--- flow/run.sh ---
#!/bin/bash
# the make line also repeats each setting of config.mk as NAME=value (left out here)
make -C /OpenROAD-flow-scripts/flow DESIGN_CONFIG=/design/flow/config.mk WORK_HOME=/design/flow/orfs CLKGATE_MAP_FILE= finish
--- flow/config.mk ---
export PLATFORM = sky130hd
export DESIGN_NAME = mdc
export DESIGN_NICKNAME = mdc
export VERILOG_FILES = /design/flow/design.v
export SDC_FILE = /design/flow/constraint.sdc
export NUM_CORES = 4
export LEC_CHECK = 0
export ABC_AREA = 1
export CAP_MARGIN = 40
export CORE_MARGIN = 2
export CORE_UTILIZATION = 66
export CTS_BUF_LIST = sky130_fd_sc_hd__clkbuf_16
export CTS_CLUSTER_SIZE = 89
export GPL_TIMING_DRIVEN = 1
export HOLD_SLACK_MARGIN = 0.27
export PLACE_DENSITY = 0.44
export SETUP_SLACK_MARGIN = -0.13
export SLEW_MARGIN = 20
--- flow/constraint.sdc ---
create_clock -name core_clock -period 1.66 [get_ports {clk}]
set_input_delay 0.3320 -clock core_clock [delete_from_list [all_inputs] [get_ports {clk}]]
set_output_delay 0.3320 -clock core_clock [all_outputs]
set_load 0.01 [all_outputs]
--- flow/design.v ---
module mdc (clk, rst_n, start, A, B, out, done);
input clk, rst_n, start;
input [7:0] A, B;
output reg [7:0] out;
output reg done;
reg [1:0] state;
reg [7:0] A_aux, B_aux;
localparam IDLE = 2'b00;
localparam SUBTRACT = 2'b01;
localparam FINISHED = 2'b10;
always @(posedge clk or negedge rst_n) begin
    if (!rst_n) begin
        state <= IDLE;
        out <= 0;
        done <= 0;
    end else begin
        done <= 0;
        case (state)
            IDLE: begin
                state <= IDLE;
                if (start) begin
                    state <= SUBTRACT;
                    A_aux <= A;
                    B_aux <= B;
                end
            end
            SUBTRACT: begin
                state <= SUBTRACT;
                if (A_aux > B_aux)
                    A_aux <= A_aux - B_aux;
                else if (B_aux > A_aux)
                    B_aux <= B_aux - A_aux;
                else
                    state <= FINISHED;
            end
            FINISHED: begin
                state <= IDLE;
                done <= 1;
                out <= A_aux;
            end
            default: state <= IDLE;
        endcase
    end
end
endmodule
==> impl_metrics.prom, run 1 <==
# HELP chip_impl_metric Yosys and OpenROAD flow results
# TYPE chip_impl_metric gauge
chip_impl_metric{name="muxShareOfSynthArea",unit=""} 0
chip_impl_metric{name="portbufs",unit=""} 27
chip_impl_metric{name="post_synth_xor_area_fraction",unit=""} 0.0186
chip_impl_info{name="run_status",value="did not finish"} 1
chip_impl_metric{name="top_cell_area_share",unit=""} 0.254
chip_impl_metric{name="die.size.y",unit="um"} 57.5
chip_impl_metric{name="enable_flop_cells",unit=""} 16
chip_impl_metric{name="ys_seq_share",unit=""} 0.414
chip_impl_metric{name="synth_async_sr_flop_share",unit=""} 0.429
chip_impl_info{name="failed_stage",value="clock tree synthesis"} 1
chip_impl_metric{name="yosysWarnings",unit=""} 1
chip_impl_metric{name="yosys_cells",unit=""} 246
chip_impl_metric{name="placement_rows",unit=""} 19
chip_impl_metric{name="synth_flops",unit=""} 28
chip_impl_metric{name="placer_s_final_routability_congestion_estimate",unit=""} 0.867
chip_impl_metric{name="synth_area_per_cell",unit="um^2"} 7.68
chip_impl_metric{name="yosys.cell_types.count",unit=""} 20
chip_impl_metric{name="coreArea",unit="um^2"} 2730
chip_impl_metric{name="adder_and_majority_gate_portion_of_the_synthesized_area",unit=""} 0.127
chip_impl_metric{name="floorplan.core_util",unit=""} 0.691
chip_impl_info{name="tool.error",value="[ERROR DPL-0038] Utilization greater than 100%, impossible to legalize"} 1
chip_impl_metric{name="yosys.area_share.aoi",unit=""} 0.0689
chip_impl_metric{name="synthSimpleGateAreaFrac",unit=""} 0.270
chip_impl_metric{name="netlist_area",unit="um^2"} 1890
chip_impl_info{name="netlist.top_cell.by_instances",value="nand2_1"} 1
chip_impl_info{name="postSynth.topFlopCell",value="edfxtp_1"} 1
chip_impl_metric{name="yosysChipArea",unit="um^2"} 1890
chip_impl_metric{name="die_area",unit="um^2"} 3300
chip_impl_metric{name="die-width",unit="um"} 57.5
chip_impl_metric{name="design.portCount",unit=""} 28
chip_impl_info{name="topCombFamilyByArea",value="simple AND/OR/NAND/NOR gates"} 1
chip_impl_metric{name="syn_nets",unit=""} 283
chip_impl_metric{name="place.detailed.hpwl",unit="mm"} 4.04
chip_impl_info{name="synth_top_cells_by_count",value="nand2_1 (81), inv_1 (44), nand3_1 (19)"} 1
chip_impl_info{name="netlist.top_cell.by_area",value="edfxtp_1"} 1
chip_impl_metric{name="synthesis.instances",unit=""} 246
chip_impl_info{name="area_leaders",value="edfxtp_1 (25%), nand2_1 (16%), dfrtp_1 (15%), ha_1 (11%), inv_1 (8.7%)"} 1
[stage by stage]
stage	utilization	instance area [um^2]	setup WS [ps]	hold WS, ps	std cells
after detailed placement	0.907	2480	-479	517	334
after global placement	0.907	2480	-345	495	334
after floorplan	-	1930	-224	36.4	246
==> run 2, diff against run 1 <==
Settings changed: ABC_AREA 1 to unset, CAP_MARGIN 40 to 20, CELL_PAD_IN_SITES_DETAIL_PLACEMENT set to 1, CORE_UTILIZATION 66 to 25, CTS_CLUSTER_SIZE 89 to unset, GPL_ROUTABILITY_DRIVEN set to 0, GPL_TIMING_DRIVEN 1 to unset, HOLD_SLACK_MARGIN 0.27 to unset, PLACE_DENSITY 0.44 to unset, PLACE_DENSITY_LB_ADDON set to 0.26, SETUP_SLACK_MARGIN -0.13 to unset.
Clock period 1.66 ns to 4.78 ns, I/O delays scaled along.
==> run 2 against run 1 <==
- the run now finishes clean
- die area rose to 2.6 times the previous value
- synthesized area up 4.8%
- synthesized cell count down 17%
==> impl_metrics.prom, run 2 <==
# HELP chip_impl_metric Implementation results
# TYPE chip_impl_metric gauge
chip_impl_info{name="run_status",value="complete, no violations"} 1
chip_impl_info{name="tritoncts",value="done"} 1
chip_impl_metric{name="powerDensity",unit="nW/um^2"} 625
chip_impl_metric{name="critPathBufInv",unit=""} 1
chip_impl_metric{name="psw",unit="mW"} 0.628
chip_impl_metric{name="max-vdd-ir-drop",unit="V"} 0.000228
chip_impl_metric{name="synthSimpleGateAreaFrac",unit=""} 0.146
chip_impl_metric{name="floorplan.core_util",unit=""} 0.257
chip_impl_info{name="reg2reg_to",value="A_aux[6]"} 1
chip_impl_metric{name="crit_path_max_fanout",unit=""} 14
chip_impl_info{name="top_power_group",value="combinational logic"} 1
chip_impl_metric{name="cts_resized",unit=""} 0
chip_impl_metric{name="reg2reg_slack",unit="ps"} 1950
chip_impl_metric{name="clock_net_power",unit="mW"} 0.230
chip_impl_metric{name="total_routing_usage_reported_by_global_routing",unit=""} 0.125
chip_impl_metric{name="share_clk_of_total_power",unit=""} 0.151
chip_impl_info{name="root_driver",value="clkbuf_16"} 1
chip_impl_info{name="crit_path_cell_trace",value="clkdlybuf4s50_1 -> o211ai_1 -> a21oi_1"} 1
chip_impl_metric{name="final.hold.worst_slack",unit="ps"} 510
chip_impl_metric{name="power_sequential",unit="mW"} 0.478
chip_impl_metric{name="worstMarginPinSlew",unit="ps"} 838
chip_impl_metric{name="grt_pass1_wl",unit="mm"} 8.61
chip_impl_metric{name="htree_num_levels",unit=""} 1
chip_impl_metric{name="wl_per_cell",unit="um"} 15.9
chip_impl_info{name="timing.setup.critical_path_class",value="primary input to register"} 1
chip_impl_metric{name="cts.path.max_buffers",unit=""} 2
chip_impl_metric{name="placement_rows",unit=""} 32
chip_impl_metric{name="num_vias",unit=""} 1581
chip_impl_metric{name="crit_arrival",unit="ps"} 2740
chip_impl_info{name="worstReg2RegStart",value="A_aux[0]"} 1
chip_impl_metric{name="drt-initial-drc-count",unit=""} 83
chip_impl_info{name="postSynth.topFlopCell",value="edfxtp_1"} 1
chip_impl_info{name="cp-endpoint",value="A_aux[6]"} 1
chip_impl_metric{name="yosysWarnings",unit=""} 1
chip_impl_metric{name="p_seq_frac",unit=""} 0.314
chip_impl_metric{name="top_cell_area_share",unit=""} 0.243
chip_impl_metric{name="ctsHoldBuffers",unit=""} 0
chip_impl_info{name="critical-path-top-delay-family",value="AND-OR/OR-AND gates"} 1
chip_impl_metric{name="die.size.y",unit="um"} 93.0
chip_impl_metric{name="cts_buffers",unit=""} 3
chip_impl_metric{name="critical_path_depth",unit=""} 3
chip_impl_metric{name="yosys_cells",unit=""} 205
chip_impl_metric{name="synth_async_sr_flop_share",unit=""} 0.429
chip_impl_metric{name="die_area",unit="um^2"} 8650
chip_impl_metric{name="antennaDiodeCount",unit=""} 0
chip_impl_metric{name="adder_and_majority_gate_portion_of_the_synthesized_area",unit=""} 0.121
chip_impl_info{name="topCombFamilyByArea",value="AND-OR/OR-AND gates"} 1
chip_impl_metric{name="syn_to_final_growth",unit="%"} 22.9
chip_impl_metric{name="warnings",unit=""} 34
chip_impl_metric{name="drv_cap",unit=""} 0
chip_impl_metric{name="report.final.hold_viol_count",unit=""} 0
chip_impl_metric{name="ys_seq_share",unit=""} 0.395
chip_impl_metric{name="place.detailed.hpwl",unit="mm"} 3.96
chip_impl_metric{name="detail_route.vias_per_cell",unit=""} 4.81
chip_impl_metric{name="grt_max_degree",unit=""} 27
chip_impl_metric{name="post-cts-setup-buffer-count",unit=""} 0
chip_impl_info{name="setup.worst_path.start",value="rst_n"} 1
chip_impl_info{name="unrepaired_setup_endpoints_after_global_routing",value="no"} 1
chip_impl_metric{name="die-width",unit="um"} 93.0
chip_impl_metric{name="drc",unit=""} 0
chip_impl_metric{name="worstRegToRegCells",unit=""} 7
chip_impl_metric{name="power_frac_comb",unit=""} 0.535
chip_impl_metric{name="pre_cts_ws",unit="ps"} 1590
chip_impl_metric{name="fin_crit",unit="ps"} 2850
chip_impl_info{name="netlist.top_cell.by_area",value="edfxtp_1"} 1
chip_impl_metric{name="enable_flop_cells",unit=""} 16
chip_impl_metric{name="power.switching_fraction",unit=""} 0.413
chip_impl_metric{name="yosys.cell_types.count",unit=""} 38
chip_impl_info{name="min_path_type",value="register to register"} 1
chip_impl_metric{name="cts.clk_slew.worst_paths",unit="ps"} 70
chip_impl_metric{name="nNetsFinal",unit=""} 265
chip_impl_metric{name="power_after_layout",unit="mW"} 1.52
chip_impl_metric{name="coreArea",unit="um^2"} 7690
chip_impl_metric{name="fill_cell_instance_count_of_the_final_layout",unit=""} 901
chip_impl_metric{name="grt_antenna_before_repair",unit=""} 0
chip_impl_metric{name="finalSetupTns",unit="ps"} 0
chip_impl_metric{name="netlist_area",unit="um^2"} 1980
chip_impl_metric{name="syn_nets",unit=""} 242
chip_impl_metric{name="grt_overflow_total",unit=""} 0
chip_impl_metric{name="relSlewSlack",unit=""} 0.438
chip_impl_metric{name="detail_route.wirelength",unit="mm"} 5.24
chip_impl_info{name="holdCritStartpoint",value="out[1]"} 1
chip_impl_metric{name="max_clock_freq",unit="GHz"} 0.351
chip_impl_metric{name="finalSetupViolCount",unit=""} 0
chip_impl_metric{name="clock.latency.late_pin",unit="ps"} 260
chip_impl_metric{name="min_period_over_period",unit=""} 0.596
chip_impl_metric{name="antenna_violating_nets_post_route",unit=""} 0
chip_impl_metric{name="muxShareOfSynthArea",unit=""} 0.0569
chip_impl_metric{name="final-max-slew-violation-count",unit=""} 0
chip_impl_metric{name="synthesis.instances",unit=""} 205
chip_impl_metric{name="first_pass_iters",unit=""} 4
chip_impl_metric{name="hold_path_depth",unit=""} 1
chip_impl_info{name="netlist.top_cell.by_instances",value="inv_1"} 1
chip_impl_metric{name="yosys.area_share.aoi",unit=""} 0.202
chip_impl_metric{name="post_synth_xor_area_fraction",unit=""} 0.00885
chip_impl_info{name="critPathSlowestCell",value="clkdlybuf4s50_1"} 1
chip_impl_metric{name="synth_flops",unit=""} 28
chip_impl_metric{name="yosysChipArea",unit="um^2"} 1980
chip_impl_metric{name="power_combinational",unit="mW"} 0.812
chip_impl_metric{name="sequential_standard_cell_area",unit="um^2"} 782
chip_impl_info{name="start_kind",value="primary input"} 1
chip_impl_metric{name="first_global_vias",unit=""} 1735
chip_impl_metric{name="synth_area_per_cell",unit="um^2"} 9.66
chip_impl_metric{name="slowest_delay",unit="ps"} 870
chip_impl_metric{name="portbufs",unit=""} 27
chip_impl_info{name="hold_critical_path_endpoint",value="out[1]"} 1
chip_impl_metric{name="finalClockSkew",unit="ps"} 5.04
chip_impl_metric{name="logic_area",unit="um^2"} 1060
chip_impl_info{name="synth_top_cells_by_count",value="inv_1 (22), edfxtp_1 (16), ha_1 (16)"} 1
chip_impl_metric{name="cp_data_required_time",unit="ps"} 4670
chip_impl_metric{name="design.portCount",unit=""} 28
chip_impl_metric{name="intPower",unit="mW"} 0.892
chip_impl_metric{name="setup_slack",unit="ps"} 1930
chip_impl_metric{name="total_leakage_power",unit="nW"} 0.986
chip_impl_info{name="endpoint_kind",value="register"} 1
chip_impl_metric{name="clkSinkCount",unit=""} 28
chip_impl_info{name="area_leaders",value="edfxtp_1 (24%), dfrtp_1 (14%), ha_1 (10%), mux2_2 (5.7%), inv_1 (4.2%)"} 1
==> run 2: final cells by class <==
type | instances | share of cell area
inverters | 23 | 0.0355
clock buffers | 4 | 0.0412
multi-input cells | 144 | 0.435
flip-flops and latches | 28 | 0.322
well taps | 102 | 0.0525
repair buffers | 28 | 0.114
==> run 2: layer usage <==
layer	up-vias	wire, um	global-route usage
met3	5	193	0.0145
met1	767	2410	0.162
met2	30	2590	0.228
met5	-	0	0
met4	0	50	0.0184
li1	779	-	-
==> run 2: through the flow <==
| stage | cells | instance area [um^2] | util |
|---|---|---|---|
| CTS | 329 | 2430 | 0.316 |
| detailed placement | 325 | 2330 | 0.303 |
| finish | 329 | 2430 | 0.316 |
| floorplan | 205 | 1980 | - |
| global route | 329 | 2430 | 0.316 |
| global placement | 325 | 2330 | 0.303 |
==> run 3, diff against run 2 <==
Settings changed: CELL_PAD_IN_SITES_DETAIL_PLACEMENT 1 to unset, CORE_UTILIZATION 25 to 66, CTS_CLUSTER_DIAMETER set to 364, CTS_CLUSTER_SIZE set to 34, GPL_ROUTABILITY_DRIVEN 0 to unset, MAX_ROUTING_LAYER set to met4, PLACE_DENSITY_LB_ADDON 0.26 to unset, SETUP_SLACK_MARGIN set to -0.12.
Clock period 4.78 ns to 2.21 ns, I/O delays scaled along.
==> run 3 against run 2 <==
- now fails the layout checks on setup timing
- synthesized area is the same
- final cell count shrank 14%
- first-iteration DRC count grew to 4.1 times the previous value
- worst setup slack lost 2100 ps
- sequential share of layout area shrank 2.2 points
- non-clock buffer count grew 25
- design area grew 7.4%
- highest routed layer unchanged
- count of clock-buffer cells in the layout shrank 1
- critical path depth grew 5
- hold slack gained 2.3 ps
- largest cell class unchanged
==> impl_metrics.prom, run 3 <==
# HELP chip_impl_metric Implementation results
# TYPE chip_impl_metric gauge
chip_impl_metric{name="drt-initial-drc-count",unit=""} 337
chip_impl_info{name="worstReg2RegStart",value="A_aux[0]"} 1
chip_impl_metric{name="worstRegToRegCells",unit=""} 8
chip_impl_info{name="unrepaired_setup_endpoints_after_global_routing",value="yes"} 1
chip_impl_metric{name="antenna_violating_nets_post_route",unit=""} 0
chip_impl_info{name="reg2reg_to",value="A_aux[4]"} 1
chip_impl_metric{name="intPower",unit="mW"} 2.18
chip_impl_metric{name="cts_buffers",unit=""} 3
chip_impl_metric{name="synth_async_sr_flop_share",unit=""} 0.429
chip_impl_metric{name="adder_and_majority_gate_portion_of_the_synthesized_area",unit=""} 0.121
chip_impl_metric{name="fill_cell_instance_count_of_the_final_layout",unit=""} 97
chip_impl_metric{name="power.switching_fraction",unit=""} 0.465
chip_impl_info{name="failed_checks",value="setup timing"} 1
chip_impl_metric{name="drc",unit=""} 0
chip_impl_metric{name="clock.latency.late_pin",unit="ps"} 280
chip_impl_info{name="topCombFamilyByArea",value="AND-OR/OR-AND gates"} 1
chip_impl_info{name="top_power_group",value="combinational logic"} 1
chip_impl_info{name="timing.setup.critical_path_class",value="register to register"} 1
chip_impl_metric{name="floorplan.core_util",unit=""} 0.706
chip_impl_info{name="critPathSlowestCell",value="edfxtp_1"} 1
chip_impl_info{name="grt_busiest_layer",value="met2"} 1
chip_impl_info{name="postSynth.topFlopCell",value="edfxtp_1"} 1
chip_impl_metric{name="yosysWarnings",unit=""} 1
chip_impl_metric{name="grt_max_degree",unit=""} 19
chip_impl_metric{name="num_vias",unit=""} 2189
chip_impl_metric{name="cts.clk_slew.worst_paths",unit="ps"} 80
chip_impl_metric{name="detail_route.wirelength",unit="mm"} 8.13
chip_impl_metric{name="crit_arrival",unit="ps"} 2340
chip_impl_metric{name="share_clk_of_total_power",unit=""} 0.113
chip_impl_metric{name="finalClockSkew",unit="ps"} 8.70
chip_impl_info{name="run_status",value="complete, but fails checks"} 1
chip_impl_metric{name="grt_pass1_wl",unit="mm"} 10.1
chip_impl_metric{name="syn_to_final_growth",unit="%"} 31.9
chip_impl_metric{name="crit_path_max_fanout",unit=""} 4
chip_impl_metric{name="slowest_delay",unit="ps"} 420
chip_impl_metric{name="min_period_over_period",unit=""} 1.06
chip_impl_metric{name="max_clock_freq",unit="GHz"} 0.427
chip_impl_metric{name="post_synth_xor_area_fraction",unit=""} 0.00885
chip_impl_info{name="critical-path-top-delay-family",value="adder cells"} 1
chip_impl_metric{name="p_seq_frac",unit=""} 0.252
chip_impl_metric{name="psw",unit="mW"} 1.90
chip_impl_metric{name="power_after_layout",unit="mW"} 4.08
chip_impl_metric{name="detail_route.vias_per_cell",unit=""} 7.73
chip_impl_info{name="min_path_type",value="primary input to asynchronous set/reset pin"} 1
chip_impl_info{name="netlist.top_cell.by_area",value="edfxtp_1"} 1
chip_impl_metric{name="nNetsFinal",unit=""} 290
chip_impl_metric{name="placement_rows",unit=""} 19
chip_impl_metric{name="antennaDiodeCount",unit=""} 0
chip_impl_metric{name="placer_s_final_routability_congestion_estimate",unit=""} 0.891
chip_impl_info{name="crit_path_cell_trace",value="inv_1 -> ha_1 -> fa_2 -> nand2b_4 -> a211oi_4 -> o31ai_2 -> a21oi_2 -> buf_4"} 1
chip_impl_metric{name="syn_nets",unit=""} 242
chip_impl_metric{name="fin_crit",unit="ps"} 2340
chip_impl_metric{name="reg2reg_slack",unit="ps"} -130
chip_impl_metric{name="netlist_area",unit="um^2"} 1980
chip_impl_metric{name="setup_slack",unit="ps"} -132
chip_impl_metric{name="synth_area_per_cell",unit="um^2"} 9.66
chip_impl_metric{name="coreArea",unit="um^2"} 2810
chip_impl_metric{name="grt_antenna_before_repair",unit=""} 0
chip_impl_info{name="cp-endpoint",value="A_aux[4]"} 1
chip_impl_metric{name="die.size.y",unit="um"} 58.8
chip_impl_metric{name="grtUsageMet2",unit=""} 0.673
chip_impl_metric{name="met3_usage",unit=""} 0.0901
chip_impl_metric{name="ys_seq_share",unit=""} 0.395
chip_impl_metric{name="htree_num_levels",unit=""} 1
chip_impl_metric{name="worstMarginPinSlew",unit="ps"} 524
chip_impl_info{name="setup.worst_path.start",value="A_aux[0]"} 1
chip_impl_metric{name="finalSetupTns",unit="ps"} -2320
chip_impl_metric{name="max-vdd-ir-drop",unit="V"} 0.000941
chip_impl_metric{name="die_area",unit="um^2"} 3450
chip_impl_metric{name="dp.cells",unit=""} 277
chip_impl_metric{name="pre_cts_ws",unit="ps"} -226
chip_impl_metric{name="clkSinkCount",unit=""} 28
chip_impl_metric{name="portbufs",unit=""} 27
chip_impl_metric{name="total_leakage_power",unit="nW"} 1.11
chip_impl_info{name="endpoint_kind",value="register"} 1
chip_impl_info{name="tritoncts",value="done"} 1
chip_impl_info{name="synth_top_cells_by_count",value="inv_1 (22), edfxtp_1 (16), ha_1 (16)"} 1
chip_impl_metric{name="grt_overflow_total",unit=""} 0
chip_impl_metric{name="critPathBufInv",unit=""} 2
chip_impl_metric{name="global_route.usage.met1",unit=""} 0.479
chip_impl_metric{name="first_pass_iters",unit=""} 20
chip_impl_metric{name="critical_path_depth",unit=""} 8
chip_impl_metric{name="warnings",unit=""} 38
chip_impl_info{name="start_kind",value="register"} 1
chip_impl_metric{name="design.portCount",unit=""} 28
chip_impl_metric{name="yosysChipArea",unit="um^2"} 1980
chip_impl_info{name="root_driver",value="clkbuf_16"} 1
chip_impl_metric{name="top_cell_area_share",unit=""} 0.243
chip_impl_metric{name="clock_net_power",unit="mW"} 0.461
chip_impl_metric{name="report.final.hold_viol_count",unit=""} 0
chip_impl_metric{name="synthSimpleGateAreaFrac",unit=""} 0.146
chip_impl_metric{name="finalSetupViolCount",unit=""} 21
chip_impl_metric{name="final-max-slew-violation-count",unit=""} 0
chip_impl_metric{name="power_combinational",unit="mW"} 2.59
chip_impl_metric{name="relSlewSlack",unit=""} 0.649
chip_impl_info{name="netlist.top_cell.by_instances",value="inv_1"} 1
chip_impl_metric{name="power_frac_comb",unit=""} 0.635
chip_impl_metric{name="enable_flop_cells",unit=""} 16
chip_impl_metric{name="powerDensity",unit="nW/um^2"} 1560
chip_impl_metric{name="power_sequential",unit="mW"} 1.03
chip_impl_metric{name="synth_flops",unit=""} 28
chip_impl_metric{name="total_routing_usage_reported_by_global_routing",unit=""} 0.411
chip_impl_metric{name="cts.path.max_buffers",unit=""} 2
chip_impl_metric{name="synthesis.instances",unit=""} 205
chip_impl_metric{name="muxShareOfSynthArea",unit=""} 0.0569
chip_impl_metric{name="yosys_cells",unit=""} 205
chip_impl_metric{name="stdcell_count",unit=""} 283
chip_impl_metric{name="yosys.area_share.aoi",unit=""} 0.202
chip_impl_metric{name="cp_data_required_time",unit="ps"} 2210
chip_impl_metric{name="die-width",unit="um"} 58.8
chip_impl_metric{name="yosys.cell_types.count",unit=""} 38
chip_impl_info{name="area_leaders",value="edfxtp_1 (24%), dfrtp_1 (14%), ha_1 (10%), mux2_2 (5.7%), inv_1 (4.2%)"} 1
chip_impl_metric{name="place.detailed.hpwl",unit="mm"} 4.29
chip_impl_metric{name="drv_cap",unit=""} 0
chip_impl_metric{name="first_global_vias",unit=""} 1992
chip_impl_metric{name="wl_per_cell",unit="um"} 28.7
## run 3: what timing repair did
| item | in CTS | in global routing |
|---|---|---|
| pin swaps | 3 | 6 |
| hold buffers | 0 | 0 |
| gates resized | 4 | 12 |
| setup buffers | 0 | 2 |
| gates cloned | 0 | 0 |
| endpoints found under the setup margin | 17 | 20 |
## run 3: layout make-up
| type | instances | area, um^2 | share of cell area |
|---|---|---|---|
| multi-input cells | 144 | 1150 | 0.439 |
| flip-flops and latches | 28 | 782 | 0.299 |
| repair buffers | 53 | 478 | 0.183 |
| inverters | 23 | 86.3 | 0.0331 |
| clock buffers | 3 | 75.1 | 0.0287 |
| well taps | 31 | 38.8 | 0.0149 |
| clock inverters | 1 | 3.75 | 0.00144 |
## run 3: per-layer routing
metal / wire length, um / share of wire
met4: 853 / 0.10
met2: 3650 / 0.45
met1: 2490 / 0.31
met3: 1140 / 0.14
met5: 0 / 0
## run 3: through the flow
stage | area, um^2 | hold slack [ps] | util
3_5_place_dp | 2450 | 497 | 0.872
3_3_place_gp | 2450 | 489 | 0.872
6_report | 2610 | 513 | 0.931
4_1_cts | 2540 | 519 | 0.907
5_1_grt | 2610 | 533 | 0.931
2_1_floorplan | 2000 | 146 | -
==> run 4, diff against run 3 <==
Settings changed: CELL_PAD_IN_SITES_GLOBAL_PLACEMENT set to 1, CORE_MARGIN 2 to 6, CORE_UTILIZATION 66 to 56, CTS_CLUSTER_DIAMETER 364 to 202, CTS_CLUSTER_SIZE 34 to unset, GPL_ROUTABILITY_DRIVEN set to 1, HOLD_SLACK_MARGIN set to 0.07, MAX_ROUTING_LAYER met4 to met5, PLACE_DENSITY set to 0.67, SETUP_SLACK_MARGIN -0.12 to -0.11, SLEW_MARGIN 20 to 10.
Clock period 2.21 ns to 2.54 ns, I/O delays scaled along.
==> run 4 against run 3 <==
- now clean on timing, DRC and antenna
- count of clock-buffer cells in the layout unchanged
- clock skew down 6.3 ps
- core utilization down 22 points
- sequential power down about 20%
- worst setup slack better by 250 ps
- largest cell class unchanged
==> impl_metrics.prom, run 4 <==
# HELP chip_impl_metric Implementation results
# TYPE chip_impl_metric gauge
chip_impl_info{name="critical-path-top-delay-family",value="adder cells"} 1
chip_impl_metric{name="finalSetupViolCount",unit=""} 0
chip_impl_info{name="root_driver",value="clkbuf_16"} 1
chip_impl_metric{name="cts_buffers",unit=""} 3
chip_impl_metric{name="grt_max_degree",unit=""} 20
chip_impl_metric{name="netlist_area",unit="um^2"} 1980
chip_impl_metric{name="muxShareOfSynthArea",unit=""} 0.0569
chip_impl_info{name="setup.worst_path.start",value="A_aux[0]"} 1
chip_impl_metric{name="wl_per_cell",unit="um"} 16.4
chip_impl_metric{name="yosys_cells",unit=""} 205
chip_impl_info{name="cp-endpoint",value="A_aux[6]"} 1
chip_impl_metric{name="adder_and_majority_gate_portion_of_the_synthesized_area",unit=""} 0.121
chip_impl_metric{name="place.detailed.hpwl",unit="mm"} 3.50
chip_impl_metric{name="design.portCount",unit=""} 28
chip_impl_info{name="reg2reg_to",value="A_aux[6]"} 1
chip_impl_metric{name="fin_crit",unit="ps"} 2420
chip_impl_metric{name="total_routing_usage_reported_by_global_routing",unit=""} 0.186
chip_impl_info{name="holdCritStartpoint",value="out[5]"} 1
chip_impl_metric{name="dp.cells",unit=""} 276
chip_impl_metric{name="cts_resized",unit=""} 0
chip_impl_info{name="netlist.top_cell.by_instances",value="inv_1"} 1
chip_impl_info{name="hold_critical_path_endpoint",value="out[5]"} 1
chip_impl_metric{name="powerDensity",unit="nW/um^2"} 1170
chip_impl_metric{name="finalClockSkew",unit="ps"} 2.36
chip_impl_metric{name="drv_cap",unit=""} 0
chip_impl_metric{name="warnings",unit=""} 36
chip_impl_metric{name="finalSetupTns",unit="ps"} 0
chip_impl_metric{name="synthSimpleGateAreaFrac",unit=""} 0.146
chip_impl_info{name="postSynth.topFlopCell",value="edfxtp_1"} 1
chip_impl_metric{name="yosysWarnings",unit=""} 1
chip_impl_metric{name="worstRegToRegCells",unit=""} 8
chip_impl_metric{name="syn_to_final_growth",unit="%"} 21.2
chip_impl_metric{name="yosys.cell_types.count",unit=""} 38
chip_impl_info{name="crit_path_cell_trace",value="inv_1 -> ha_1 -> fa_1 -> nand2b_1 -> a211oi_2 -> o31ai_1 -> a21oi_1 -> buf_4"} 1
chip_impl_metric{name="final-max-slew-violation-count",unit=""} 0
chip_impl_metric{name="die.size.y",unit="um"} 71.5
chip_impl_metric{name="setup_slack",unit="ps"} 116
chip_impl_metric{name="relSlewSlack",unit=""} 0.492
chip_impl_metric{name="yosysChipArea",unit="um^2"} 1980
chip_impl_metric{name="share_clk_of_total_power",unit=""} 0.128
chip_impl_info{name="timing.setup.critical_path_class",value="register to register"} 1
chip_impl_metric{name="finish.utilization",unit=""} 0.713
chip_impl_metric{name="grt_overflow_total",unit=""} 0
chip_impl_metric{name="synth_area_per_cell",unit="um^2"} 9.66
chip_impl_metric{name="nNetsFinal",unit=""} 272
chip_impl_metric{name="max_clock_freq",unit="GHz"} 0.413
chip_impl_info{name="area_leaders",value="edfxtp_1 (24%), dfrtp_1 (14%), ha_1 (10%), mux2_2 (5.7%), inv_1 (4.2%)"} 1
chip_impl_metric{name="critPathBufInv",unit=""} 2
chip_impl_metric{name="synth_async_sr_flop_share",unit=""} 0.429
chip_impl_info{name="critPathSlowestCell",value="edfxtp_1"} 1
chip_impl_metric{name="power_after_layout",unit="mW"} 2.82
chip_impl_metric{name="post_synth_xor_area_fraction",unit=""} 0.00885
chip_impl_metric{name="crit_path_max_fanout",unit=""} 8
chip_impl_metric{name="antennaDiodeCount",unit=""} 0
chip_impl_metric{name="critical_path_depth",unit=""} 8
chip_impl_metric{name="htree_num_levels",unit=""} 1
chip_impl_metric{name="top_cell_area_share",unit=""} 0.243
chip_impl_metric{name="ctsHoldBuffers",unit=""} 0
chip_impl_metric{name="portbufs",unit=""} 27
chip_impl_metric{name="min_period_over_period",unit=""} 0.954
chip_impl_metric{name="first_pass_iters",unit=""} 4
chip_impl_info{name="tritoncts",value="done"} 1
chip_impl_metric{name="pre_cts_ws",unit="ps"} 128
chip_impl_metric{name="fill_cell_instance_count_of_the_final_layout",unit=""} 275
chip_impl_metric{name="coreArea",unit="um^2"} 3360
chip_impl_metric{name="antenna_violating_nets_post_route",unit=""} 0
chip_impl_info{name="endpoint_kind",value="register"} 1
chip_impl_metric{name="die-width",unit="um"} 71.5
chip_impl_metric{name="reg2reg_slack",unit="ps"} 120
chip_impl_metric{name="first_global_vias",unit=""} 1635
chip_impl_metric{name="placer_s_final_routability_congestion_estimate",unit=""} 0.868
chip_impl_metric{name="slowest_delay",unit="ps"} 420
chip_impl_metric{name="post-cts-setup-buffer-count",unit=""} 0
chip_impl_metric{name="design_area",unit="um^2"} 2400
chip_impl_metric{name="grt_antenna_before_repair",unit=""} 0
chip_impl_metric{name="enable_flop_cells",unit=""} 16
chip_impl_metric{name="detail_route.wirelength",unit="mm"} 4.58
chip_impl_info{name="run_status",value="complete, no violations"} 1
chip_impl_metric{name="floorplan.core_util",unit=""} 0.589
chip_impl_metric{name="placement_rows",unit=""} 21
chip_impl_metric{name="report.final.hold_viol_count",unit=""} 0
chip_impl_metric{name="synth_flops",unit=""} 28
chip_impl_metric{name="clkSinkCount",unit=""} 28
chip_impl_info{name="topCombFamilyByArea",value="AND-OR/OR-AND gates"} 1
chip_impl_info{name="synth_top_cells_by_count",value="inv_1 (22), edfxtp_1 (16), ha_1 (16)"} 1
chip_impl_metric{name="power.switching_fraction",unit=""} 0.409
chip_impl_metric{name="hold_path_depth",unit=""} 1
chip_impl_metric{name="cts.clk_slew.worst_paths",unit="ps"} 70
chip_impl_info{name="start_kind",value="register"} 1
chip_impl_metric{name="placement_stage_cell_area",unit="um^2"} 2310
chip_impl_metric{name="max-vdd-ir-drop",unit="V"} 0.000530
chip_impl_metric{name="cp_data_required_time",unit="ps"} 2510
chip_impl_info{name="worstReg2RegStart",value="A_aux[0]"} 1
chip_impl_metric{name="final.hold.worst_slack",unit="ps"} 506
chip_impl_metric{name="num_vias",unit=""} 1628
chip_impl_metric{name="clock.latency.late_pin",unit="ps"} 260
chip_impl_metric{name="intPower",unit="mW"} 1.66
chip_impl_info{name="top_power_group",value="combinational logic"} 1
chip_impl_metric{name="psw",unit="mW"} 1.15
chip_impl_metric{name="total_leakage_power",unit="nW"} 1.01
chip_impl_metric{name="ys_seq_share",unit=""} 0.395
chip_impl_info{name="netlist.top_cell.by_area",value="edfxtp_1"} 1
chip_impl_metric{name="syn_nets",unit=""} 242
chip_impl_metric{name="clock_net_power",unit="mW"} 0.360
chip_impl_metric{name="drt-initial-drc-count",unit=""} 133
chip_impl_metric{name="power_frac_comb",unit=""} 0.569
chip_impl_metric{name="yosys.area_share.aoi",unit=""} 0.202
chip_impl_metric{name="grt_pass1_wl",unit="mm"} 7.60
chip_impl_metric{name="power_sequential",unit="mW"} 0.854
chip_impl_metric{name="die_area",unit="um^2"} 5110
chip_impl_metric{name="cts.path.max_buffers",unit=""} 2
chip_impl_info{name="min_path_type",value="register to register"} 1
chip_impl_metric{name="crit_arrival",unit="ps"} 2400
chip_impl_metric{name="p_seq_frac",unit=""} 0.303
chip_impl_metric{name="drc",unit=""} 0
chip_impl_metric{name="synthesis.instances",unit=""} 205
chip_impl_metric{name="detail_route.vias_per_cell",unit=""} 5.81
chip_impl_metric{name="stdcell_count",unit=""} 280
chip_impl_metric{name="power_combinational",unit="mW"} 1.60
chip_impl_metric{name="worstMarginPinSlew",unit="ps"} 743
==> run 4: layout make-up <==
| cell class | instances | area, um^2 | share of cell area |
|---|---|---|---|
| clock buffer | 3 | 75.1 | 0.0313 |
| clock inverter | 1 | 3.75 | 0.00156 |
| inverter | 23 | 86.3 | 0.0360 |
| multi-input combinational | 144 | 1060 | 0.443 |
| sequential | 28 | 782 | 0.326 |
| tap | 46 | 57.6 | 0.0240 |
| timing repair buffer | 35 | 330 | 0.138 |
==> run 4: per-layer routing <==
layer	vias up	part of all wire	global-route usage
met5	-	0	0
met4	0	0.012	0.0550
met3	7	0.056	0.0406
met2	54	0.48	0.306
met1	770	0.45	0.244
li1	797	-	-
==> run 5, diff against run 4 <==
Settings changed: ABC_AREA set to 1, CAP_MARGIN 20 to 0, CELL_PAD_IN_SITES_GLOBAL_PLACEMENT 1 to unset, CORE_ASPECT_RATIO set to 0.74, CORE_MARGIN 6 to 2, CORE_UTILIZATION 56 to 72, CTS_CLUSTER_DIAMETER 202 to 391, CTS_CLUSTER_SIZE set to 96, GPL_ROUTABILITY_DRIVEN 1 to unset, HOLD_SLACK_MARGIN 0.07 to unset, MAX_ROUTING_LAYER met5 to unset, PLACE_DENSITY 0.67 to unset, SETUP_SLACK_MARGIN -0.11 to -0.12, SLEW_MARGIN 10 to 20, TNS_END_PERCENT set to 5.
Clock period 2.54 ns to 1.3 ns, I/O delays scaled along.
==> run 5 against run 4 <==
- the run now fails in detailed placement
- synthesized cell count grew 20%
- die area is 40% lower
- synthesized area fell by 4.6%
==> impl_metrics.prom, run 5 <==
# HELP chip_impl_metric Yosys and OpenROAD flow results
# TYPE chip_impl_metric gauge
chip_impl_info{name="run_status",value="did not finish"} 1
chip_impl_info{name="failed_stage",value="detailed placement"} 1
chip_impl_info{name="tool.error",value="[ERROR DPL-0038] Utilization greater than 100%, impossible to legalize"} 1
chip_impl_metric{name="portbufs",unit=""} 27
chip_impl_metric{name="yosys_cells",unit=""} 246
chip_impl_info{name="topCombFamilyByArea",value="simple AND/OR/NAND/NOR gates"} 1
chip_impl_metric{name="post_synth_xor_area_fraction",unit=""} 0.0186
chip_impl_metric{name="yosysWarnings",unit=""} 1
chip_impl_metric{name="die_area",unit="um^2"} 3050
chip_impl_metric{name="top_cell_area_share",unit=""} 0.254
chip_impl_metric{name="netlist_area",unit="um^2"} 1890
chip_impl_metric{name="yosys.area_share.aoi",unit=""} 0.0689
chip_impl_info{name="synth_top_cells_by_count",value="nand2_1 (81), inv_1 (44), nand3_1 (19)"} 1
chip_impl_metric{name="die-width",unit="um"} 63.5
chip_impl_metric{name="synthesis.instances",unit=""} 246
chip_impl_metric{name="muxShareOfSynthArea",unit=""} 0
chip_impl_metric{name="placement_rows",unit=""} 15
chip_impl_metric{name="placer_s_final_routability_congestion_estimate",unit=""} 0.883
chip_impl_metric{name="synth_async_sr_flop_share",unit=""} 0.429
chip_impl_metric{name="ys_seq_share",unit=""} 0.414
chip_impl_metric{name="design.portCount",unit=""} 28
chip_impl_metric{name="adder_and_majority_gate_portion_of_the_synthesized_area",unit=""} 0.127
chip_impl_metric{name="yosysChipArea",unit="um^2"} 1890
chip_impl_metric{name="yosys.cell_types.count",unit=""} 20
chip_impl_info{name="postSynth.topFlopCell",value="edfxtp_1"} 1
chip_impl_metric{name="enable_flop_cells",unit=""} 16
chip_impl_metric{name="synth_area_per_cell",unit="um^2"} 7.68
chip_impl_metric{name="synth_flops",unit=""} 28
chip_impl_metric{name="synthSimpleGateAreaFrac",unit=""} 0.270
chip_impl_info{name="netlist.top_cell.by_instances",value="nand2_1"} 1
chip_impl_metric{name="coreArea",unit="um^2"} 2400
chip_impl_info{name="area_leaders",value="edfxtp_1 (25%), nand2_1 (16%), dfrtp_1 (15%), ha_1 (11%), inv_1 (8.7%)"} 1
chip_impl_info{name="netlist.top_cell.by_area",value="edfxtp_1"} 1
chip_impl_metric{name="die.size.y",unit="um"} 48.1
chip_impl_metric{name="syn_nets",unit=""} 283
chip_impl_metric{name="floorplan.core_util",unit=""} 0.786
==> run 5: through the flow <==
stage             worst slack, ps  std cells  cell area, um^2  power (mW)  hold slack [ps]
floorplan                    -584        246             1910        3.36            -35.6
global placement             -681        340             2490        4.56              489
==> run 6, diff against run 5 <==
Settings changed: ABC_AREA 1 to unset, CAP_MARGIN 0 to 20, CORE_ASPECT_RATIO 0.74 to unset, CORE_UTILIZATION 72 to 15, CTS_CLUSTER_DIAMETER 391 to unset, CTS_CLUSTER_SIZE 96 to unset, SETUP_SLACK_MARGIN -0.12 to unset, TNS_END_PERCENT 5 to unset.
Clock period 1.3 ns to 5.93 ns, I/O delays scaled along.
==> run 6 against run 5 <==
- now clean on timing, DRC and antenna
- synthesized area up 4.8%
- die area rose to 4.6 times the previous value
- synthesized cell count down 17%
==> impl_metrics.prom, run 6 <==
# HELP chip_impl_metric Implementation results
# TYPE chip_impl_metric gauge
chip_impl_metric{name="first_pass_iters",unit=""} 4
chip_impl_metric{name="die-width",unit="um"} 119
chip_impl_info{name="critical-path-top-delay-family",value="buffers and inverters"} 1
chip_impl_metric{name="hold_path_depth",unit=""} 1
chip_impl_metric{name="synth_area_per_cell",unit="um^2"} 9.66
chip_impl_metric{name="synthesis.instances",unit=""} 205
chip_impl_metric{name="critical_path_depth",unit=""} 3
chip_impl_metric{name="netlist_area",unit="um^2"} 1980
chip_impl_metric{name="grtUsageMet2",unit=""} 0.118
chip_impl_metric{name="placement_rows",unit=""} 41
chip_impl_metric{name="grt_overflow_total",unit=""} 0
chip_impl_metric{name="design.portCount",unit=""} 28
chip_impl_metric{name="synth_async_sr_flop_share",unit=""} 0.429
chip_impl_metric{name="power_combinational",unit="mW"} 0.656
chip_impl_metric{name="powerDensity",unit="nW/um^2"} 478
chip_impl_metric{name="relSlewSlack",unit=""} 0.495
chip_impl_metric{name="placer_s_final_routability_congestion_estimate",unit=""} 0.887
chip_impl_info{name="topCombFamilyByArea",value="AND-OR/OR-AND gates"} 1
chip_impl_metric{name="post_synth_xor_area_fraction",unit=""} 0.00885
chip_impl_metric{name="warnings",unit=""} 34
chip_impl_metric{name="clock.latency.late_pin",unit="ps"} 270
chip_impl_metric{name="cts_buffers",unit=""} 3
chip_impl_metric{name="yosys.cell_types.count",unit=""} 38
chip_impl_metric{name="pre_cts_ws",unit="ps"} 2610
chip_impl_metric{name="synthSimpleGateAreaFrac",unit=""} 0.146
chip_impl_metric{name="final-max-slew-violation-count",unit=""} 0
chip_impl_info{name="reg2reg_to",value="A_aux[4]"} 1
chip_impl_info{name="top_power_group",value="combinational logic"} 1
chip_impl_metric{name="max-vdd-ir-drop",unit="V"} 0.000150
chip_impl_metric{name="cts.path.max_buffers",unit=""} 2
chip_impl_metric{name="muxShareOfSynthArea",unit=""} 0.0569
chip_impl_metric{name="ctsHoldBuffers",unit=""} 0
chip_impl_metric{name="power.switching_fraction",unit=""} 0.403
chip_impl_metric{name="total_leakage_power",unit="nW"} 0.991
chip_impl_info{name="netlist.top_cell.by_area",value="edfxtp_1"} 1
chip_impl_metric{name="grt_max_degree",unit=""} 27
chip_impl_metric{name="critPathBufInv",unit=""} 1
chip_impl_metric{name="wl_per_cell",unit="um"} 12.5
chip_impl_metric{name="die.size.y",unit="um"} 119
chip_impl_metric{name="cts_resized",unit=""} 0
chip_impl_metric{name="first_global_vias",unit=""} 1590
chip_impl_metric{name="crit_path_max_fanout",unit=""} 14
chip_impl_metric{name="clkSinkCount",unit=""} 28
chip_impl_metric{name="post-cts-setup-buffer-count",unit=""} 0
chip_impl_metric{name="power_frac_comb",unit=""} 0.543
chip_impl_metric{name="top_cell_area_share",unit=""} 0.243
chip_impl_metric{name="nNetsFinal",unit=""} 266
chip_impl_metric{name="enable_flop_cells",unit=""} 16
chip_impl_info{name="crit_path_cell_trace",value="clkdlybuf4s50_1 -> o211ai_1 -> a21oi_1"} 1
chip_impl_metric{name="finalClockSkew",unit="ps"} 4.69
chip_impl_info{name="timing.setup.critical_path_class",value="primary input to register"} 1
chip_impl_metric{name="ys_seq_share",unit=""} 0.395
chip_impl_metric{name="yosys.area_share.aoi",unit=""} 0.202
chip_impl_info{name="min_path_type",value="register to register"} 1
chip_impl_info{name="holdCritStartpoint",value="out[4]"} 1
chip_impl_info{name="critPathSlowestCell",value="clkdlybuf4s50_1"} 1
chip_impl_metric{name="dp.cells",unit=""} 396
chip_impl_metric{name="cp_data_required_time",unit="ps"} 5830
chip_impl_info{name="unrepaired_setup_endpoints_after_global_routing",value="no"} 1
chip_impl_metric{name="min_period_over_period",unit=""} 0.503
chip_impl_metric{name="report.final.hold_viol_count",unit=""} 0
chip_impl_metric{name="intPower",unit="mW"} 0.721
chip_impl_info{name="synth_top_cells_by_count",value="inv_1 (22), edfxtp_1 (16), ha_1 (16)"} 1
chip_impl_metric{name="global_route.usage.met1",unit=""} 0.101
chip_impl_metric{name="num_vias",unit=""} 1557
chip_impl_metric{name="p_seq_frac",unit=""} 0.303
chip_impl_metric{name="grt_pass1_wl",unit="mm"} 8.38
chip_impl_info{name="postSynth.topFlopCell",value="edfxtp_1"} 1
chip_impl_metric{name="coreArea",unit="um^2"} 12800
chip_impl_metric{name="fin_crit",unit="ps"} 2980
chip_impl_metric{name="yosysChipArea",unit="um^2"} 1980
chip_impl_metric{name="yosysWarnings",unit=""} 1
chip_impl_metric{name="synth_flops",unit=""} 28
chip_impl_metric{name="portbufs",unit=""} 27
chip_impl_metric{name="detail_route.wirelength",unit="mm"} 4.99
chip_impl_info{name="netlist.top_cell.by_instances",value="inv_1"} 1
chip_impl_metric{name="share_clk_of_total_power",unit=""} 0.154
chip_impl_metric{name="psw",unit="mW"} 0.486
chip_impl_metric{name="die_area",unit="um^2"} 14100
chip_impl_info{name="tritoncts",value="done"} 1
chip_impl_metric{name="drt-initial-drc-count",unit=""} 79
chip_impl_info{name="grt_busiest_layer",value="met2"} 1
chip_impl_info{name="worstReg2RegStart",value="A_aux[0]"} 1
chip_impl_metric{name="grt_antenna_before_repair",unit=""} 0
chip_impl_metric{name="max_clock_freq",unit="GHz"} 0.336
chip_impl_info{name="start_kind",value="primary input"} 1
chip_impl_metric{name="antenna_violating_nets_post_route",unit=""} 0
chip_impl_metric{name="antennaDiodeCount",unit=""} 0
chip_impl_metric{name="floorplan.core_util",unit=""} 0.155
chip_impl_metric{name="power_sequential",unit="mW"} 0.366
chip_impl_metric{name="worstRegToRegCells",unit=""} 7
chip_impl_info{name="root_driver",value="clkbuf_16"} 1
chip_impl_info{name="cp-endpoint",value="A_aux[4]"} 1
chip_impl_metric{name="met3_usage",unit=""} 0.0115
chip_impl_metric{name="finalSetupViolCount",unit=""} 0
chip_impl_metric{name="slowest_delay",unit="ps"} 840
chip_impl_metric{name="drv_cap",unit=""} 0
chip_impl_metric{name="detail_route.vias_per_cell",unit=""} 3.89
chip_impl_metric{name="adder_and_majority_gate_portion_of_the_synthesized_area",unit=""} 0.121
chip_impl_metric{name="htree_num_levels",unit=""} 1
chip_impl_metric{name="stdcell_count",unit=""} 400
chip_impl_metric{name="setup_slack",unit="ps"} 2950
chip_impl_metric{name="place.detailed.hpwl",unit="mm"} 3.85
chip_impl_metric{name="syn_nets",unit=""} 242
chip_impl_info{name="run_status",value="complete, no violations"} 1
chip_impl_metric{name="reg2reg_slack",unit="ps"} 3210
chip_impl_info{name="hold_critical_path_endpoint",value="out[4]"} 1
chip_impl_metric{name="drc",unit=""} 0
chip_impl_metric{name="total_routing_usage_reported_by_global_routing",unit=""} 0.0736
chip_impl_metric{name="cts.clk_slew.worst_paths",unit="ps"} 70
chip_impl_metric{name="crit_arrival",unit="ps"} 2880
chip_impl_info{name="setup.worst_path.start",value="rst_n"} 1
chip_impl_metric{name="finalSetupTns",unit="ps"} 0
chip_impl_info{name="area_leaders",value="edfxtp_1 (24%), dfrtp_1 (14%), ha_1 (10%), mux2_2 (5.7%), inv_1 (4.2%)"} 1
chip_impl_metric{name="syn_to_final_growth",unit="%"} 27.7
chip_impl_metric{name="yosys_cells",unit=""} 205
chip_impl_info{name="endpoint_kind",value="register"} 1
chip_impl_metric{name="clock_net_power",unit="mW"} 0.186
chip_impl_metric{name="worstMarginPinSlew",unit="ps"} 754
-- run 6: stage by stage --
step | hold slack, ps | instance area (um^2) | util | total power, mW
finish | 507 | 2530 | 0.198 | 1.21
global route | 524 | 2530 | 0.198 | 1.31
CTS | 512 | 2530 | 0.198 | 1.21
detailed placement | 496 | 2430 | 0.190 | 1.02
global placement | 490 | 2430 | 0.190 | 1.01
floorplan | 352 | 1980 | - | 0.823
-- run 6: layer usage --
layer  vias up  wire [um]
li1        784          -
met2        27       2360
met1       741       2370
met3         5        184
met4         0         79
met5         -          0
-- run 6: area by class of cell --
class	count	area [um^2]
timing repair buffer	29	285
inverter	23	86.3
fill	1376	10200
sequential	28	782
clock buffer	4	100
tap	172	215
multi-input combinational	144	1060
==> run 7, diff against run 6 <==
Settings changed: ABC_AREA set to 1, CAP_MARGIN 20 to 40, CORE_UTILIZATION 15 to 72, CTS_CLUSTER_DIAMETER set to 358, CTS_CLUSTER_SIZE set to 89, GPL_TIMING_DRIVEN set to 1, HOLD_SLACK_MARGIN set to 0.29, SETUP_SLACK_MARGIN set to -0.13.
Clock period 5.93 ns to 2.07 ns, I/O delays scaled along.
==> run 7 against run 6 <==
- the flow now stops in global routing
- synthesized cell count rose by 20%
- die area fell by 78%
- synthesized area fell by 4.6%
==> impl_metrics.prom, run 7 <==
# HELP chip_impl_metric Yosys and OpenROAD flow results
# TYPE chip_impl_metric gauge
chip_impl_metric{name="cts_buffers",unit=""} 3
chip_impl_metric{name="ys_seq_share",unit=""} 0.414
chip_impl_info{name="topCombFamilyByArea",value="simple AND/OR/NAND/NOR gates"} 1
chip_impl_info{name="netlist.top_cell.by_area",value="edfxtp_1"} 1
chip_impl_info{name="synth_top_cells_by_count",value="nand2_1 (81), inv_1 (44), nand3_1 (19)"} 1
chip_impl_metric{name="synth_area_per_cell",unit="um^2"} 7.68
chip_impl_metric{name="yosys.cell_types.count",unit=""} 20
chip_impl_metric{name="htree_num_levels",unit=""} 1
chip_impl_metric{name="synthesis.instances",unit=""} 246
chip_impl_info{name="failed_stage",value="global routing"} 1
chip_impl_metric{name="place.detailed.hpwl",unit="mm"} 4.00
chip_impl_metric{name="design.portCount",unit=""} 28
chip_impl_metric{name="total_routing_usage_reported_by_global_routing",unit=""} 0.682
chip_impl_metric{name="coreArea",unit="um^2"} 2480
chip_impl_metric{name="syn_nets",unit=""} 283
chip_impl_metric{name="netlist_area",unit="um^2"} 1890
chip_impl_metric{name="top_cell_area_share",unit=""} 0.254
chip_impl_metric{name="portbufs",unit=""} 27
chip_impl_metric{name="placer_s_final_routability_congestion_estimate",unit=""} 0.897
chip_impl_metric{name="synthSimpleGateAreaFrac",unit=""} 0.270
chip_impl_metric{name="dp.cells",unit=""} 309
chip_impl_metric{name="die.size.y",unit="um"} 55.2
chip_impl_metric{name="placement_rows",unit=""} 18
chip_impl_info{name="area_leaders",value="edfxtp_1 (25%), nand2_1 (16%), dfrtp_1 (15%), ha_1 (11%), inv_1 (8.7%)"} 1
chip_impl_metric{name="yosysChipArea",unit="um^2"} 1890
chip_impl_metric{name="die_area",unit="um^2"} 3050
chip_impl_metric{name="synth_flops",unit=""} 28
chip_impl_metric{name="enable_flop_cells",unit=""} 16
chip_impl_metric{name="cts.path.max_buffers",unit=""} 2
chip_impl_info{name="netlist.top_cell.by_instances",value="nand2_1"} 1
chip_impl_info{name="run_status",value="did not finish"} 1
chip_impl_metric{name="yosys_cells",unit=""} 246
chip_impl_info{name="tool.error",value="[ERROR GRT-0116] Global routing finished with congestion. Check the congestion regions in the DRC Viewer."} 1
chip_impl_info{name="root_driver",value="clkbuf_16"} 1
chip_impl_metric{name="yosysWarnings",unit=""} 1
chip_impl_metric{name="die-width",unit="um"} 55.2
chip_impl_metric{name="placement_stage_cell_area",unit="um^2"} 2260
chip_impl_info{name="postSynth.topFlopCell",value="edfxtp_1"} 1
chip_impl_metric{name="synth_async_sr_flop_share",unit=""} 0.429
chip_impl_metric{name="grt_overflow_total",unit=""} 32
chip_impl_metric{name="muxShareOfSynthArea",unit=""} 0
chip_impl_metric{name="post_synth_xor_area_fraction",unit=""} 0.0186
chip_impl_metric{name="yosys.area_share.aoi",unit=""} 0.0689
chip_impl_metric{name="floorplan.core_util",unit=""} 0.762
chip_impl_metric{name="clkSinkCount",unit=""} 28
chip_impl_metric{name="adder_and_majority_gate_portion_of_the_synthesized_area",unit=""} 0.127
## run 7: repair_timing
action,4_1_cts
pin swaps,5
setup buffers,1
hold buffers,0
gates resized,11
setup endpoints to repair,17
## run 7: through the flow
step	setup TNS, ps	setup slack, ps	hold WS [ps]	power, mW
after detailed placement	-1110	-122	502	2.77
after global placement	0	52.9	490	2.61
after floorplan	-1180	-103	118	2.07
after CTS	-1860	-125	505	3.68
## run 7: routing by layer
layer	GRT overflow	global-route usage
met1	0	0.678
met2	14	0.879
met3	0	0.466
met4	18	0.739
met5	0	0
==> run 8, diff against run 7 <==
Settings changed: CAP_MARGIN 40 to 20, CORE_UTILIZATION 72 to 62, CTS_CLUSTER_DIAMETER 358 to unset, CTS_CLUSTER_SIZE 89 to 93, GPL_TIMING_DRIVEN 1 to unset, HOLD_SLACK_MARGIN 0.29 to unset, SETUP_SLACK_MARGIN -0.13 to unset.
Clock period 2.07 ns to 1.3 ns, I/O delays scaled along.
==> run 8 against run 7 <==
- the flow again stops in global routing
- die area increased by 15%
- synthesized cell count unchanged
- synthesized area stayed put
==> impl_metrics.prom, run 8 <==
# HELP chip_impl_metric Yosys and OpenROAD flow results
# TYPE chip_impl_metric gauge
chip_impl_metric{name="design.portCount",unit=""} 28
chip_impl_metric{name="htree_num_levels",unit=""} 1
chip_impl_info{name="netlist.top_cell.by_area",value="edfxtp_1"} 1
chip_impl_metric{name="syn_nets",unit=""} 283
chip_impl_metric{name="synthSimpleGateAreaFrac",unit=""} 0.270
chip_impl_metric{name="netlist_area",unit="um^2"} 1890
chip_impl_metric{name="synth_area_per_cell",unit="um^2"} 7.68
chip_impl_metric{name="muxShareOfSynthArea",unit=""} 0
chip_impl_metric{name="placer_s_final_routability_congestion_estimate",unit=""} 0.925
chip_impl_info{name="failed_stage",value="global routing"} 1
chip_impl_info{name="tool.error",value="[ERROR DPL-0038] Utilization greater than 100%, impossible to legalize"} 1
chip_impl_info{name="root_driver",value="clkbuf_16"} 1
chip_impl_metric{name="synth_async_sr_flop_share",unit=""} 0.429
chip_impl_info{name="run_status",value="did not finish"} 1
chip_impl_metric{name="ys_seq_share",unit=""} 0.414
chip_impl_metric{name="portbufs",unit=""} 27
chip_impl_metric{name="adder_and_majority_gate_portion_of_the_synthesized_area",unit=""} 0.127
chip_impl_info{name="netlist.top_cell.by_instances",value="nand2_1"} 1
chip_impl_metric{name="post_synth_xor_area_fraction",unit=""} 0.0186
chip_impl_metric{name="enable_flop_cells",unit=""} 16
chip_impl_metric{name="yosysWarnings",unit=""} 1
chip_impl_metric{name="synth_flops",unit=""} 28
chip_impl_metric{name="yosys.area_share.aoi",unit=""} 0.0689
chip_impl_metric{name="die_area",unit="um^2"} 3500
chip_impl_metric{name="cts.path.max_buffers",unit=""} 2
chip_impl_info{name="postSynth.topFlopCell",value="edfxtp_1"} 1
chip_impl_metric{name="yosys.cell_types.count",unit=""} 20
chip_impl_metric{name="placement_rows",unit=""} 20
chip_impl_metric{name="cts_buffers",unit=""} 3
chip_impl_info{name="area_leaders",value="edfxtp_1 (25%), nand2_1 (16%), dfrtp_1 (15%), ha_1 (11%), inv_1 (8.7%)"} 1
chip_impl_metric{name="floorplan.core_util",unit=""} 0.634
chip_impl_metric{name="die.size.y",unit="um"} 59.2
chip_impl_metric{name="ctsHoldBuffers",unit=""} 0
chip_impl_info{name="synth_top_cells_by_count",value="nand2_1 (81), inv_1 (44), nand3_1 (19)"} 1
chip_impl_metric{name="dp.cells",unit=""} 339
chip_impl_metric{name="top_cell_area_share",unit=""} 0.254
chip_impl_metric{name="place.detailed.hpwl",unit="mm"} 3.75
chip_impl_metric{name="yosys_cells",unit=""} 246
chip_impl_info{name="topCombFamilyByArea",value="simple AND/OR/NAND/NOR gates"} 1
chip_impl_metric{name="yosysChipArea",unit="um^2"} 1890
chip_impl_metric{name="coreArea",unit="um^2"} 2980
chip_impl_metric{name="die-width",unit="um"} 59.2
chip_impl_metric{name="clkSinkCount",unit=""} 28
chip_impl_metric{name="synthesis.instances",unit=""} 246
chip_impl_metric{name="pre_cts_ws",unit="ps"} -762
[run 8: timing repair]
action | CTS
pin swaps | 7
endpoints found under the setup margin | 41
setup buffers | 7
gates resized | 37
[run 8: metrics by stage]
stage	area [um^2]	power, mW	util	TNS, ps	hold WS [ps]
after floorplan	1990	3.53	-	-11630	-35.6
after global placement	2570	4.81	0.863	-16400	492
after detailed placement	2570	4.98	0.863	-18070	500
after CTS	2790	5.99	0.937	-17260	321
No activity file was given, so power comes from the tool's default toggle rates.
